Setup of quartz:
// top_logic
module top_logic(  
		clk,
		rst,
		frz,
		level,
		Dout,
		vsync,
		hsync,
		VGA_R,
		VGA_G,
		VGA_B,
		BTNU,
		BTND,
		BTNL,
		BTNR,
        seven_seg,
        sel,
        pattern_select,
         I_spi_miso,
         O_spi_sck,
         O_spi_cs,
         O_spi_mosi
);
make LEC_CHECK=0 ABC_AREA=1 CAP_MARGIN=20 CELL_PAD_IN_SITES_DETAIL_PLACEMENT=1 CELL_PAD_IN_SITES_GLOBAL_PLACEMENT=0 CORE_MARGIN=4 CORE_UTILIZATION=67 CTS_CLUSTER_DIAMETER=207 GPL_ROUTABILITY_DRIVEN=0 HOLD_SLACK_MARGIN=0.19 MAX_ROUTING_LAYER=met4 SETUP_SLACK_MARGIN=-0.42 SLEW_MARGIN=20 TNS_END_PERCENT=75 finish   # period 16.2 ns
run.sh (not shown) runs the stock make flow with config.mk's settings and CLKGATE_MAP_FILE=.
quartz | ERROR | detailed placement
Changes in onyx relative to quartz:
Settings: TNS_END_PERCENT no longer set, was 75; CTS_CLUSTER_DIAMETER no longer set, was 207; MAX_ROUTING_LAYER no longer set, was met4; CELL_PAD_IN_SITES_DETAIL_PLACEMENT no longer set, was 1; CORE_UTILIZATION now 63, was 67; CORE_MARGIN now 2, was 4; SETUP_SLACK_MARGIN now 3.95, was -0.42; ABC_AREA no longer set, was 1; HOLD_SLACK_MARGIN no longer set, was 0.19; GPL_ROUTABILITY_DRIVEN no longer set, was 0; CELL_PAD_IN_SITES_GLOBAL_PLACEMENT no longer set, was 0; the clock period (ns, I/O delays scaled along) now 14.8, was 16.2.
[summary]
Die width essentially unchanged between quartz and onyx. Cell row count up 1 in onyx wrt quartz. As far as vertical die dimension is concerned, quartz and onyx perform about the same. Between quartz and onyx, the difference in number of flip-flops and latches in the synthesized netlist is negligible. onyx: done, clean on timing, DRC and antenna. onyx ended up with a higher synthesized-area fraction occupied by adder cells than quartz did. Post-synth area from yosys stat: onyx vs quartz down 5200 um^2. Of quartz and onyx, the run reporting the higher area after synthesis was quartz. The proportion of synthesized area in mux cells in onyx was higher than what quartz gave. Summary — complex-gate fraction of the synthesized area, onyx relative to quartz: higher, by 0.95 points.
### onyx -> fjord
Settings: an added CTS_CLUSTER_DIAMETER of 43; a change of SETUP_SLACK_MARGIN from 3.95 to 3.37; a change of CORE_UTILIZATION from 63 to 72; a change of CAP_MARGIN from 20 to 30; a change of the clock period (ns, I/O delays scaled along) from 14.8 to 11.3.
Findings:
Compared onyx against fjord; clock latency on the worst-skew pair within noise. fjord against onyx: non-filler instance count after layout went up by 3.6%; data arrival time at the worst-slack endpoint went down by 0.09 ns. Number of clock buffers in the layout in fjord vs onyx: up 4. Compared with onyx, fjord shows via count that has gone up by a few percent. fjord: flow complete, layout not clean; failing: setup timing. Layout-stage area growth over the synthesis result (higher): fjord. Re number of instances resized during post-cts repair: onyx was higher than fjord. Total routed wirelength (fjord / onyx): 1.08.
What sierra does differently from fjord at the input level:
Settings: removing CTS_CLUSTER_DIAMETER (formerly 43); changing CORE_UTILIZATION from 72 to 40; changing CAP_MARGIN from 30 to 20; removing SETUP_SLACK_MARGIN (formerly 3.37); changing the clock period (ns, I/O delays scaled along) from 11.3 to 16.9.
Notes after the runs:
- sierra finished every step from synthesis to the final layout, and the layout passed the timing, design-rule and antenna checks.
- sierra vs fjord — count of buffers not belonging to the clock network in the layout dropped about 80%.
- Compared with fjord, sierra shows maximum frequency that has gone down by more than 10%.
- On headroom to the max-slew limit: sierra sits above fjord.
- sierra leaves more setup margin than fjord.
- sierra reports a higher number of instances in the placed design than fjord does.
- In the metrics for fjord and sierra, the one carrying the lower number of nets in the layout is sierra.
- Compared with fjord, sierra shows wire length on met1 higher by about 7%.
- NOTE detailed-route wire length per cell fjord->sierra decreased by more than 10%
Inputs modified between sierra and zinc:
Settings: ABC_AREA now 1, previously not set; CORE_UTILIZATION now 58, was 40; CELL_PAD_IN_SITES_GLOBAL_PLACEMENT now 1, previously not set; the clock period (ns, I/O delays scaled along) now 20.0, was 16.9.
Results
No stage failed in zinc, and the final checks on the layout all came back clean. Looking only at final weighted congestion of routability-driven global placement, and setting everything else aside, the lower value of zinc and sierra goes to sierra. In zinc the count of placed standard cells including taps turned out 6.4% higher than in sierra. When zinc is measured against sierra, its first-pass GRT wire length turns out about 14% higher. Per the comparison of zinc with sierra, worst setup slack increased by 4.14 ns relative to the old numbers. Lower met2 capacity usage during global routing was reported by sierra, not zinc. Going from sierra to zinc, the number of antenna violations at the first check in global routing was found to have gone up by 4.
Input changes introduced in xenon (baseline for comparison: zinc):
Settings: CTS_CLUSTER_DIAMETER now 252, previously not set; CELL_PAD_IN_SITES_GLOBAL_PLACEMENT no longer set, was 1; CORE_UTILIZATION now 71, was 58; MAX_ROUTING_LAYER now met4, previously not set; the clock period (ns, I/O delays scaled along) now 9.76, was 20.0.
Findings:
Between zinc and xenon, the number of clock sinks does not differ in any meaningful way.
Row vertical extent of the die: xenon lower / zinc higher
[xenon] final weighted congestion in routability-driven placement rose 0.12 relative to zinc
Seen in the log of xenon: ODB-0269 during global routing, after which the run never completed.
Compared with zinc, area inside the core boundary in xenon decreased by more than 10%.
Delta (xenon minus zinc): post-synthesis chip area from yosys level; netlist area before placement level; standard cell area after detailed placement moved up.
As far as net count entering floorplan goes, zinc and xenon are indistinguishable; the numbers are identical.
Cell count listed in synth_stat.txt: xenon vs zinc, no meaningful difference
xenon vs zinc — TritonCTS buffer count rose 2.6%.
Diff zinc and xenon: row count lower in xenon

* * *

Setup of build 86:
top_logic again, from the RTL that the note above started with.
clock: 12.5 ns
lec_check: 0
abc_area: 0
cap_margin: 20
cell_pad_in_sites_global_placement: 0
core_aspect_ratio: 1.01
core_margin: 2
core_utilization: 72
place_density: 0.69
setup_slack_margin: 0.37
slew_margin: 15
tns_end_percent: 85
The final report for build 86 shows a completed flow and a layout that fails verification, specifically negative setup slack.
Modified inputs, build 51 compared to build 86
# build 86
export LEC_CHECK = 0
export ABC_AREA = 0
export CAP_MARGIN = 20
export CELL_PAD_IN_SITES_GLOBAL_PLACEMENT = 0
export CORE_ASPECT_RATIO = 1.01
export CORE_MARGIN = 2
export CORE_UTILIZATION = 72
export PLACE_DENSITY = 0.69
export SETUP_SLACK_MARGIN = 0.37
export SLEW_MARGIN = 15
export TNS_END_PERCENT = 85
create_clock -name core_clock -period 12.5 [get_ports {clk}]
# build 51
export LEC_CHECK = 0
export ABC_AREA = 1
export CAP_MARGIN = 20
export CELL_PAD_IN_SITES_GLOBAL_PLACEMENT = 0
export CORE_ASPECT_RATIO = 1.01
export CORE_MARGIN = 2
export CORE_UTILIZATION = 72
export HOLD_SLACK_MARGIN = -0.08
export PLACE_DENSITY_LB_ADDON = 0.21
export SETUP_SLACK_MARGIN = 2.07
export SLEW_MARGIN = 35
export TNS_END_PERCENT = 85
create_clock -name core_clock -period 10.7 [get_ports {clk}]
[summary]
- Measured against each other, build 51 and build 86 differ in area share of and-or/or-and cells after synthesis, the higher figure coming from build 86.
- Looking at build 51 and build 86, the total number of H-tree levels is a wash.
- Post-CTS setup repair buffer count: higher on build 51
- Floorplan check, build 51 vs build 86: die outline larger in build 51
- Between build 51 and build 86, the count of cell types in the netlist is higher for build 86.
- Of build 51 and build 86, it is build 51 that has the higher half-perimeter wire length after placement.
- As the logs show, build 51 stopped at global routing after a tool error, so it never reached the end of the flow.
- Changes observed in build 51 relative to build 86: placer congestion estimate +9.9%, Yosys chip area +about 5%, number of cells upsized or downsized after cts +338, number of clock buffers inserted by TritonCTS +1.
diff inputs: build 51 => build 55
# build 51
export LEC_CHECK = 0
export ABC_AREA = 1
export CAP_MARGIN = 20
export CELL_PAD_IN_SITES_GLOBAL_PLACEMENT = 0
export CORE_ASPECT_RATIO = 1.01
export CORE_MARGIN = 2
export CORE_UTILIZATION = 72
export HOLD_SLACK_MARGIN = -0.08
export PLACE_DENSITY_LB_ADDON = 0.21
export SETUP_SLACK_MARGIN = 2.07
export SLEW_MARGIN = 35
export TNS_END_PERCENT = 85
create_clock -name core_clock -period 10.7 [get_ports {clk}]
# build 55
export LEC_CHECK = 0
export ABC_AREA = 1
export CAP_MARGIN = 20
export CELL_PAD_IN_SITES_GLOBAL_PLACEMENT = 0
export CORE_ASPECT_RATIO = 1.01
export CORE_MARGIN = 2
export CORE_UTILIZATION = 72
export PLACE_DENSITY_LB_ADDON = 0.21
export SETUP_SLACK_MARGIN = 0.26
export SLEW_MARGIN = 35
export TNS_END_PERCENT = 85
create_clock -name core_clock -period 11.4 [get_ports {clk}]
==> comparison <==
Ran to the end and failed final checks on negative setup slack: build 55.
Build 55 -> build 51: netlist area before placement delta 0, exact match
On number of cells after detailed placement: build 55 sits below build 51.
As far as synthesized cell count goes, build 51 and build 55 are indistinguishable; the numbers are identical.
Re async set-reset flop share out of synthesis: no difference whatsoever between build 55 and build 51.
Compared to build 51, build 55 has final weighted congestion in routability-driven placement 3.4% lower.
Changes observed in build 55 relative to build 51: number of clock buffers inserted by TritonCTS moved up, maximum clock path buffer count about even, quantity of gates resized following cts moved down.
Re mean post-synth cell area: no difference whatsoever between build 55 and build 51.
The inputs of build 49 differ from those of build 55 as listed below.
# build 55
export LEC_CHECK = 0
export ABC_AREA = 1
export CAP_MARGIN = 20
export CELL_PAD_IN_SITES_GLOBAL_PLACEMENT = 0
export CORE_ASPECT_RATIO = 1.01
export CORE_MARGIN = 2
export CORE_UTILIZATION = 72
export PLACE_DENSITY_LB_ADDON = 0.21
export SETUP_SLACK_MARGIN = 0.26
export SLEW_MARGIN = 35
export TNS_END_PERCENT = 85
create_clock -name core_clock -period 11.4 [get_ports {clk}]
# build 49
export LEC_CHECK = 0
export ABC_AREA = 1
export CAP_MARGIN = 20
export CORE_MARGIN = 2
export CORE_UTILIZATION = 72
export CTS_CLUSTER_DIAMETER = 324
export CTS_CLUSTER_SIZE = 95
export SLEW_MARGIN = 20
export TNS_END_PERCENT = 40
create_clock -name core_clock -period 7.37 [get_ports {clk}]
Findings:
- In build 49 the vertical die dimension turned out 2.0 um lower than in build 55.
- global routing: build 49 exited with error
- Build 49 vs. build 55: setup slack at placement shows a reduction of 4.37 ns; die area held.
- Count of buffers added by post-CTS timing repair for setup came out higher on build 49 than on build 55.
- Diff build 49..build 55 | area after synthesis | unchanged
- Going from build 55 to build 49, number of levels the H-tree was split into -1, core utilization at floorplan +0.16 points.
> inputs changed (build 49 -> build 88)
# build 49
export LEC_CHECK = 0
export ABC_AREA = 1
export CAP_MARGIN = 20
export CORE_MARGIN = 2
export CORE_UTILIZATION = 72
export CTS_CLUSTER_DIAMETER = 324
export CTS_CLUSTER_SIZE = 95
export SLEW_MARGIN = 20
export TNS_END_PERCENT = 40
create_clock -name core_clock -period 7.37 [get_ports {clk}]
# build 88
export LEC_CHECK = 0
export CAP_MARGIN = 20
export CORE_MARGIN = 2
export CORE_UTILIZATION = 72
export SETUP_SLACK_MARGIN = -0.87
export SLEW_MARGIN = 20
create_clock -name core_clock -period 11.5 [get_ports {clk}]
- STATUS run=build 88 STAGES=ALL_DONE FINAL_CHECKS=FAILED CAUSE=negative setup slack
- Number of buffers inserted by hold repair at cts: build 49 vs build 88 identical
- Build 49 → build 88: synthesized area -4.6%, chip area -about 4.5%, area fraction in mux cells +0.46 points, sequential-to-total area share from yosys stat +0.26 points, placeable core region -6800 um^2.
- Relative to build 49, the yosys stat cell total measured on build 88 has decreased by more than 10%.
- Build 88 vs build 49 on instance tally after logic synthesis: build 88 is the lower one.
- On worst slack at placement, build 88 does better than build 49.
- Net count after synthesis in build 88 is 2010 below build 49.

* * *

Starting RTL as in the previous note.
==> flow/config.mk <==
export PLATFORM = sky130hd
export DESIGN_NAME = top_logic
export DESIGN_NICKNAME = top_logic
export VERILOG_FILES = /design/flow/design.v
export SDC_FILE = /design/flow/constraint.sdc
export NUM_CORES = 4
export LEC_CHECK = 0
export CAP_MARGIN = 20
export CELL_PAD_IN_SITES_DETAIL_PLACEMENT = 1
export CORE_MARGIN = 4
export CORE_UTILIZATION = 67
export CTS_CLUSTER_DIAMETER = 207
export GPL_ROUTABILITY_DRIVEN = 0
export MAX_ROUTING_LAYER = met4
export SETUP_SLACK_MARGIN = -0.42
export SLEW_MARGIN = 20
==> flow/constraint.sdc <==
create_clock -name core_clock -period 16.2 [get_ports {clk}]
set_input_delay 3.2400 -clock core_clock [delete_from_list [all_inputs] [get_ports {clk}]]
set_output_delay 3.2400 -clock core_clock [all_outputs]
set_load 0.01 [all_outputs]
The baseline did not get past clock tree synthesis on DPL-0033.
Rerun with:
- CELL_PAD_IN_SITES_DETAIL_PLACEMENT: 1 -> not set
- CORE_MARGIN: 4 -> 2
- CORE_UTILIZATION: 67 -> 44
- CTS_CLUSTER_DIAMETER: 207 -> not set
- GPL_ROUTABILITY_DRIVEN: 0 -> not set
- MAX_ROUTING_LAYER: met4 -> not set
- SETUP_SLACK_MARGIN: -0.42 -> not set
- clock period: 16.2 -> 16.9 ns (I/O delays scaled with it)
=> Now the flow ran to the end with no violations. Area after synthesis does not change. Synthesized cell count is unchanged. Die size increases by well over a third.
Rerun with:
- CAP_MARGIN: 20 -> 30
- CORE_UTILIZATION: 44 -> 72
- PLACE_DENSITY: not set -> 0.35
- SETUP_SLACK_MARGIN: not set -> 3.74
- clock period: 16.9 -> 12.9 ns (I/O delays scaled with it)
With this change the flow produced a layout that fails on negative setup slack.
Area after synthesis stays the same.
Critical path depth is unchanged.
Die size shrinks by well over a third.
Core utilization rises by 34 points.
Worst setup slack got worse by 1.9 ns.
Cell count goes down by a few percent.
Flip-flop count stays the same.
Sequential share of layout area is lower by 0.22 points.
Via count grows by a little under a tenth.
First-iteration DRC count goes up by well over a third.
Rerun with:
- CAP_MARGIN: 30 -> 20
- CORE_UTILIZATION: 72 -> 8
- PLACE_DENSITY: 0.35 -> not set
- SETUP_SLACK_MARGIN: 3.74 -> not set
- clock period: 12.9 -> 21.0 ns (I/O delays scaled with it)
What happened:
- The changed run completed with no timing, DRC or antenna violations
- clock skew came out higher by 0.048 ns
- worst setup slack gets better by 5.1 ns
- via count fell by 8.6%
- die area went up to 8.9 times its value
- flip-flop count does not change

* * *

## wip/delta
Starting RTL as in the previous note.
make LEC_CHECK=0 CAP_MARGIN=20 CORE_MARGIN=2 CORE_UTILIZATION=72 CTS_CLUSTER_DIAMETER=94 MAX_ROUTING_LAYER=met4 SETUP_SLACK_MARGIN=-0.68 SLEW_MARGIN=20 finish   # period 11.6 ns
The final report for wip/delta shows a completed flow and a layout that fails verification, specifically setup timing.
[inputs] wip/maple vs wip/delta
- CTS_CLUSTER_DIAMETER: 94 -> unset
- CAP_MARGIN: 20 -> 30
- SETUP_SLACK_MARGIN: -0.68 -> unset
- MAX_ROUTING_LAYER: met4 -> unset
- the clock period (ns, I/O delays scaled along): 11.6 -> 12.9
--- outcome ---
The run showing the greater met3 wire length is wip/delta.
What the final checks of wip/maple revealed, after a flow that finished every stage, was a layout that fails on setup timing.
On hold slack, wip/delta beats wip/maple.
met1 track utilization from global routing ended up 0.47 points higher on wip/maple than on wip/delta.
wip/maple against wip/delta; number of global-route vias before repair is down by a few percent.
wip/maple ended up with VGA.bullet2.color[10] as its end point of the critical path; wip/delta ended up with VGA.bullet1.color[10].
wip/delta → wip/maple: global-route met3 utilization down 1.8 points.
Edits applied to the flow inputs when going from wip/maple to wip/violet:
- SETUP_SLACK_MARGIN: unset -> -0.85
- HOLD_SLACK_MARGIN: unset -> 0.29
- the clock period (ns, I/O delays scaled along): 12.9 -> 10.6
--- outcome ---
wip/violet: flow complete, layout not clean; failing: setup timing. wip/violet ended with more count of cells resized by post-cts repair than wip/maple. | detailed placer's ending HPWL | higher: wip/violet |. Sequential share of layout area, wip/violet and wip/maple, higher one = wip/maple. As of wip/violet, depth of the critical timing path with buffers and inverters included had risen by a little under 10% compared to wip/maple. Delta (wip/violet minus wip/maple): number of buffers added for setup after CTS picked up an extra 11, worst setup timing slack at the placement stage lost 2560 ps, synthesis-to-finish area growth picked up an extra 7.8 points, diode insertion count for antenna repair picked up an extra 7.
Input-level comparison between wip/willow and wip/violet:
- putting CORE_ASPECT_RATIO at 0.5 where nothing was set
- putting CTS_CLUSTER_DIAMETER at 324 where nothing was set
- putting ABC_AREA at 1 where nothing was set
- clearing SETUP_SLACK_MARGIN, which used to be -0.85
- putting TNS_END_PERCENT at 40 where nothing was set
- putting CTS_CLUSTER_SIZE at 95 where nothing was set
- swapping 30 for 20 in CAP_MARGIN
- swapping 10.6 for 7.37 in the clock period (ns, I/O delays scaled along)
Compared with wip/violet, wip/willow shows a lower portion of netlist area occupied by mux cells.
Stage in which a tool error killed wip/willow: global routing (5_1_grt).
[wip/willow] number of placed instances with taps included rose 2908 relative to wip/violet
wip/willow: number of buffers inserted by post-CTS setup repair is about 80% higher than what wip/violet reported.
Area figure in the yosys stat output sits higher in wip/willow than in wip/violet.
Per the comparison of wip/willow with wip/violet, deepest level of the CTS H-tree lost 1; post-synthesis compound-gate area fraction moved down; area enclosed by the die boundary +about 5%; number of buffers on the longest clock path barely changed; post-synthesis instance total moved up.
wip/violet -> wip/willow: placer's final routability congestion estimate increased by a few percent
